==> trial 32: inputs <==
Design fft16, start of the top module:
module fft16 (
    input  wire              clk,
    input  wire              rst_n,
    input  wire              start,
    input  wire signed [8:0] din_i,
    input  wire signed [8:0] din_q,
    output wire              ready,
    output wire              dout_valid,
    output wire signed [8:0] dout_i,
    output wire signed [8:0] dout_q
);
Settings: LEC_CHECK=0, CAP_MARGIN=20, CELL_PAD_IN_SITES_GLOBAL_PLACEMENT=1, CORE_MARGIN=2, CORE_UTILIZATION=46, CTS_CLUSTER_SIZE=91, GPL_ROUTABILITY_DRIVEN=0, SETUP_SLACK_MARGIN=0.78, SLEW_MARGIN=10, TNS_END_PERCENT=20; clock period 15.9 ns.
run.sh (not shown) runs the stock make flow with config.mk's settings and CLKGATE_MAP_FILE=.
==> trial 15: changes against trial 32 <==
Settings changed: ABC_AREA set to 1, CELL_PAD_IN_SITES_GLOBAL_PLACEMENT 1 to not set, CORE_UTILIZATION 46 to 71, CTS_CLUSTER_SIZE 91 to not set, GPL_ROUTABILITY_DRIVEN 0 to not set, PLACE_DENSITY_LB_ADDON set to 0.06, SETUP_SLACK_MARGIN 0.78 to 2.5, SLEW_MARGIN 10 to 20, TNS_END_PERCENT 20 to not set.
==> flow/constraint.sdc (replaced) <==
create_clock -name core_clock -period 8.43 [get_ports {clk}]
set_input_delay 1.6860 -clock core_clock [delete_from_list [all_inputs] [get_ports {clk}]]
set_output_delay 1.6860 -clock core_clock [all_outputs]
set_load 0.01 [all_outputs]
==> qor summary <==
metric                                                                          trial 32                trial 15
Most instantiated library cell after synthesis                                     inv_1                 nand2_1
Total nets after synthesis                                                          5646                    6722
Share of cell area taken by muxes after synthesis                                 0.771%                 0.0183%
Area of the synthesized netlist per yosys stat                                52900 um^2              54600 um^2
Number of gates given a new drive strength after cts                                   0                     340
Run status                                                      timing/DRC/antenna clean  stopped before the end
Failing step                                                                           -                 5_1_grt
Die Span Y                                                                        343 um                  281 um
Number of clock buffers inserted by TritonCTS                                         83                      71
Register share after synthesis                                                     40.6%                   39.4%
Number of setup buffers added after CTS                                                0                      79
Area fraction in xor and xnor cells                                                4.91%                   3.21%
Standard cell area after detailed placement                                   55600 um^2              63500 um^2
Die W                                                                             343 um                  281 um
Share of synthesized cell area in full adder, half adder and majority cells        24.9%                   24.1%
Post-detail-place hpwl                                                         117000 um               129000 um
Post-synthesis instance area                                                  52900 um^2              54600 um^2
DP Cell Count                                                                       6315                    7718
Standard-cell rows                                                                   124                     101
Placement Setup Slack                                                            3.84 ns                -1.21 ns
Post-synthesis cell count from yosys                                                4821                    5897
Number of standard cells after synthesis                                            4821                    5897
Count of unique library cells instantiated by Yosys                                  107                      70
Share of the core filled by cells before placement                                 46.3%                   71.8%
Simple-Gate Area Share                                                             11.4%                   17.8%
Core box area                                                                114000 um^2              76100 um^2


==> inputs of build 82 <==
Starting RTL as in the previous note.
clock: 5.91 ns
lec_check: 0
cap_margin: 20
cell_pad_in_sites_global_placement: 1
core_margin: 2
core_utilization: 33
cts_cluster_size: 91
gpl_routability_driven: 0
setup_slack_margin: 0.78
slew_margin: 15
tns_end_percent: 20
==> build 67: changes against build 82 <==
Settings changed: CELL_PAD_IN_SITES_GLOBAL_PLACEMENT 1 to unset, CORE_UTILIZATION 33 to 68, CTS_CLUSTER_SIZE 91 to unset, GPL_ROUTABILITY_DRIVEN 0 to unset, SETUP_SLACK_MARGIN 0.78 to unset, SLEW_MARGIN 15 to 20, TNS_END_PERCENT 20 to 30.
==> flow/constraint.sdc (replaced) <==
create_clock -name core_clock -period 8.53 [get_ports {clk}]
set_input_delay 1.7060 -clock core_clock [delete_from_list [all_inputs] [get_ports {clk}]]
set_output_delay 1.7060 -clock core_clock [all_outputs]
set_load 0.01 [all_outputs]
==> qor summary <==
metric	build 67	build 82
Run status	complete, but fails checks	complete, but fails checks
Layout check failures	negative setup slack	negative setup slack
Number of core rows	102	146
Final Util	84.5%	43.0%
Relative slew slack	14.3%	25.9%
Area inside the core boundary	0.0772 mm^2	0.159 mm^2
Origin of the critical flop-to-flop path	u_fft.ctrl_U0.current_state[1]$_DFF_PN0_	u_fft.ctrl_U0.current_state[2]$_DFF_PN0_
Portion of the clock cycle consumed by the worst path in the final layout	114%	164%
Final worst hold slack	0.349 ns	0.354 ns
Delay contributed by the slowest stage of the critical path	0.50 ns	0.58 ns
Layout overhead on the synthesized area	23.3%	29.1%
Maximum clock frequency	103 MHz	103 MHz
Total CTS buffers	73	78
Post-detailed-route via-to-cell ratio	6.09	4.98
Post-Layout Cell Count	6770	7965
Worst Reg2Reg Path Length in Cells	49	50
# placed instances	6577	7761
Final sum of negative setup slack	-32.29 ns	-124.43 ns
Number of warning messages in the logs	92	90
Combinational Gates	3264	3265
Drt initial violations	4236	2722


==> 06-23: inputs <==
fft16 again, from the RTL that the note above started with.
clock: 6.75 ns
lec_check: 0
cap_margin: 20
core_margin: 2
core_utilization: 68
cts_cluster_size: 98
place_density: 0.36
slew_margin: 20
tns_end_percent: 30
==> inputs of 05-15, as changes to 06-23 <==
- CORE_UTILIZATION: 68 -> 46
- CTS_CLUSTER_SIZE: 98 -> 91
- PLACE_DENSITY: 0.36 -> not set
- SLEW_MARGIN: 20 -> 15
- TNS_END_PERCENT: 30 -> not set
==> flow/constraint.sdc (replaced) <==
create_clock -name core_clock -period 10.0 [get_ports {clk}]
set_input_delay 2.0000 -clock core_clock [delete_from_list [all_inputs] [get_ports {clk}]]
set_output_delay 2.0000 -clock core_clock [all_outputs]
set_load 0.01 [all_outputs]
==> results <==
                                                                                  06-23                           05-15
Number of CTS-inserted buffers                                                       75                              77
Number of fillers in the final layout                                              3870                          10.01k
Result of the run                                            complete, but fails checks         complete, no violations
Reasons for failing layout checks                                  negative setup slack                               -
Per-cell routed wire length                                                    24.01 um                        22.22 um
Placed Instances                                                                   6604                            6767
Overall via count from detail_route                                              42.30k                          38.63k
Count of cells resized by post-cts repair                                           188                              30
Final worst slack                                                              -3023 ps                        341.3 ps
Met1 routed wirelength after detailed routing                                  58.82 mm                        67.44 mm
Layout clock buffer count                                                            91                              95
Final-layout setup total negative slack                                       -96540 ps                            0 ps
Worst-case clock skew                                                          34.97 ps                        28.64 ps
Endpoint of the worst-slack reg-to-reg timing path        u_fft.radix2_U0.out1_q_reg[7]   u_fft.radix2_U0.out1_q_reg[4]
Count of standard-cell rows                                                         102                             124
Reg-to-reg critical path startpoint                      u_fft.ctrl_U0.current_state[1]  u_fft.ctrl_U0.current_state[2]
Sum of met2 wire segment lengths after detailed routing                        75.69 mm                        71.39 mm
Number of logged tool warnings                                                       92                              88


==> v38 <==
fft16 again, from the RTL that the note above started with.
export LEC_CHECK = 0
export ABC_AREA = 1
export CAP_MARGIN = 5
export CORE_MARGIN = 2
export CORE_UTILIZATION = 72
export CTS_CLUSTER_DIAMETER = 127
export PLACE_DENSITY = 0.66
export SETUP_SLACK_MARGIN = -0.28
export SLEW_MARGIN = 25
create_clock -name core_clock -period 9.2 [get_ports {clk}]
==> v37: changes against v38 <==
==> flow/config.mk (replaced) <==
export PLATFORM = sky130hd
export DESIGN_NAME = fft16
export DESIGN_NICKNAME = fft16
export VERILOG_FILES = /design/flow/design.v
export SDC_FILE = /design/flow/constraint.sdc
export NUM_CORES = 4
export LEC_CHECK = 0
export CAP_MARGIN = 20
export CORE_MARGIN = 2
export CORE_UTILIZATION = 40
export SLEW_MARGIN = 20
==> flow/constraint.sdc (replaced) <==
create_clock -name core_clock -period 10.0 [get_ports {clk}]
set_input_delay 2.0000 -clock core_clock [delete_from_list [all_inputs] [get_ports {clk}]]
set_output_delay 2.0000 -clock core_clock [all_outputs]
set_load 0.01 [all_outputs]
==> v28: changes against v38 <==
--- a/flow/config.mk
+++ b/flow/config.mk
@@ -8,3 +8,3 @@
 export ABC_AREA = 1
-export CAP_MARGIN = 5
+export CAP_MARGIN = 20
 export CORE_MARGIN = 2
@@ -13,3 +13,2 @@
 export PLACE_DENSITY = 0.66
-export SETUP_SLACK_MARGIN = -0.28
-export SLEW_MARGIN = 25
+export SLEW_MARGIN = 5
==> notes <==
v38 never finished: it broke off in 5_1_grt, error DPL-0033. v37 ran to the end with no violations. v28 produced a layout that fails on setup timing.
Of v37 and v28, v37 has the higher register-to-register slack (gap 1300 ps).
In flip-flop count, v28 and v37 do not differ.
Of v37 and v28, v28 has the higher core utilization (gap 44 points).
Synthesized cell count is the same in v38 and v28.
Against v28, the first-iteration DRC count of v37 is smaller by about 55%.
Against v37, the die size of v38 is smaller by about 40%.
Synthesized area is the same in v28 and v38.
Of v37 and v28, v28 has the higher clock skew (gap 44 ps).
Between v28 and v37, the lower hold slack is in v28 (gap 4.8 ps).
In v28 the wire length is larger than in v37, by 31%.


==> run a <==
fft16 again, from the RTL that the note above started with.
Design fft16, start of the top module:
module fft16 (
    input  wire              clk,
    input  wire              rst_n,
    input  wire              start,
    input  wire signed [8:0] din_i,
    input  wire signed [8:0] din_q,
    output wire              ready,
    output wire              dout_valid,
    output wire signed [8:0] dout_i,
    output wire signed [8:0] dout_q
);
wire signed [8:0] fifo1_dout_i, fifo1_dout_q, fifo2_dout_i, fifo2_dout_q;
fft #(.SAMPLE_WORD_LENGTH(9), .SAMPLE_INT_LENGTH(0), .SAMPLE_FLOAT_LENGTH(8), .FIFO_DEPTH(16)) u_fft (
    .fifo1_dout_i (fifo1_dout_i),
    .fifo1_dout_q (fifo1_dout_q),
    .fifo2_dout_i (fifo2_dout_i),
    .fifo2_dout_q (fifo2_dout_q),
    .din_i        (din_i),
    .din_q        (din_q),
    .strt_pulse   (start),
    .valid_in     (1'b1),
    .rst          (rst_n),
    .clk          (clk),
    .idle         (ready),
    .res_valid    (dout_valid),
    .res_i        (dout_i),
    .res_q        (dout_q)
);
endmodule
==> flow/config.mk <==
export PLATFORM = sky130hd
export DESIGN_NAME = fft16
export DESIGN_NICKNAME = fft16
export VERILOG_FILES = /design/flow/design.v
export SDC_FILE = /design/flow/constraint.sdc
export NUM_CORES = 4
export LEC_CHECK = 0
export ABC_AREA = 0
export CAP_MARGIN = 20
export CELL_PAD_IN_SITES_DETAIL_PLACEMENT = 0
export CORE_ASPECT_RATIO = 1.04
export CORE_MARGIN = 2
export CORE_UTILIZATION = 63
export GPL_ROUTABILITY_DRIVEN = 1
export SETUP_SLACK_MARGIN = -0.55
export SLEW_MARGIN = 20
==> flow/constraint.sdc <==
create_clock -name core_clock -period 13.9 [get_ports {clk}]
set_input_delay 2.7800 -clock core_clock [delete_from_list [all_inputs] [get_ports {clk}]]
set_output_delay 2.7800 -clock core_clock [all_outputs]
set_load 0.01 [all_outputs]
==> run b (differences from run a) <==
--- a/flow/config.mk
+++ b/flow/config.mk
@@ -10,7 +10,7 @@
 export CELL_PAD_IN_SITES_DETAIL_PLACEMENT = 0
-export CORE_ASPECT_RATIO = 1.04
 export CORE_MARGIN = 2
-export CORE_UTILIZATION = 63
+export CORE_UTILIZATION = 71
+export CTS_CLUSTER_SIZE = 42
 export GPL_ROUTABILITY_DRIVEN = 1
-export SETUP_SLACK_MARGIN = -0.55
+export SETUP_SLACK_MARGIN = 0.88
 export SLEW_MARGIN = 20
==> flow/constraint.sdc (replaced) <==
create_clock -name core_clock -period 9.36 [get_ports {clk}]
set_input_delay 1.8720 -clock core_clock [delete_from_list [all_inputs] [get_ports {clk}]]
set_output_delay 1.8720 -clock core_clock [all_outputs]
set_load 0.01 [all_outputs]
==> flow_summary.yaml <==
# physical design summary
clocking:
  numCtsBuffers: 76
outcome:
  run_status: "timing/DRC/antenna clean"
timing:
  finalSetupTns_ns: 0
grt:
  grtUsageTotal_pct: 34.2
worst_setup_path:
  reg2reg_to: "u_fft.radix2_U0.out1_q_reg[5]"
the above is filed under run a

==> flow_summary.yaml <==
# physical design summary
timing:
  finalSetupViolCount: 36
  unrepaired_setup_endpoints_after_global_routing: "true"
  finalSetupTns_ns: -19.62
  fin_ws_ns: -0.878
  hold_viol: 0
outcome:
  violations: "setup timing"
  run_status: "complete, but fails checks"
worst_setup_path:
  reg2reg_to: "u_fft.radix2_U0.out2_i_reg[6]"
grt:
  grtUsageTotal_pct: 45.5
  grt_first_pass_wirelength_um: 262000
the above is filed under run b

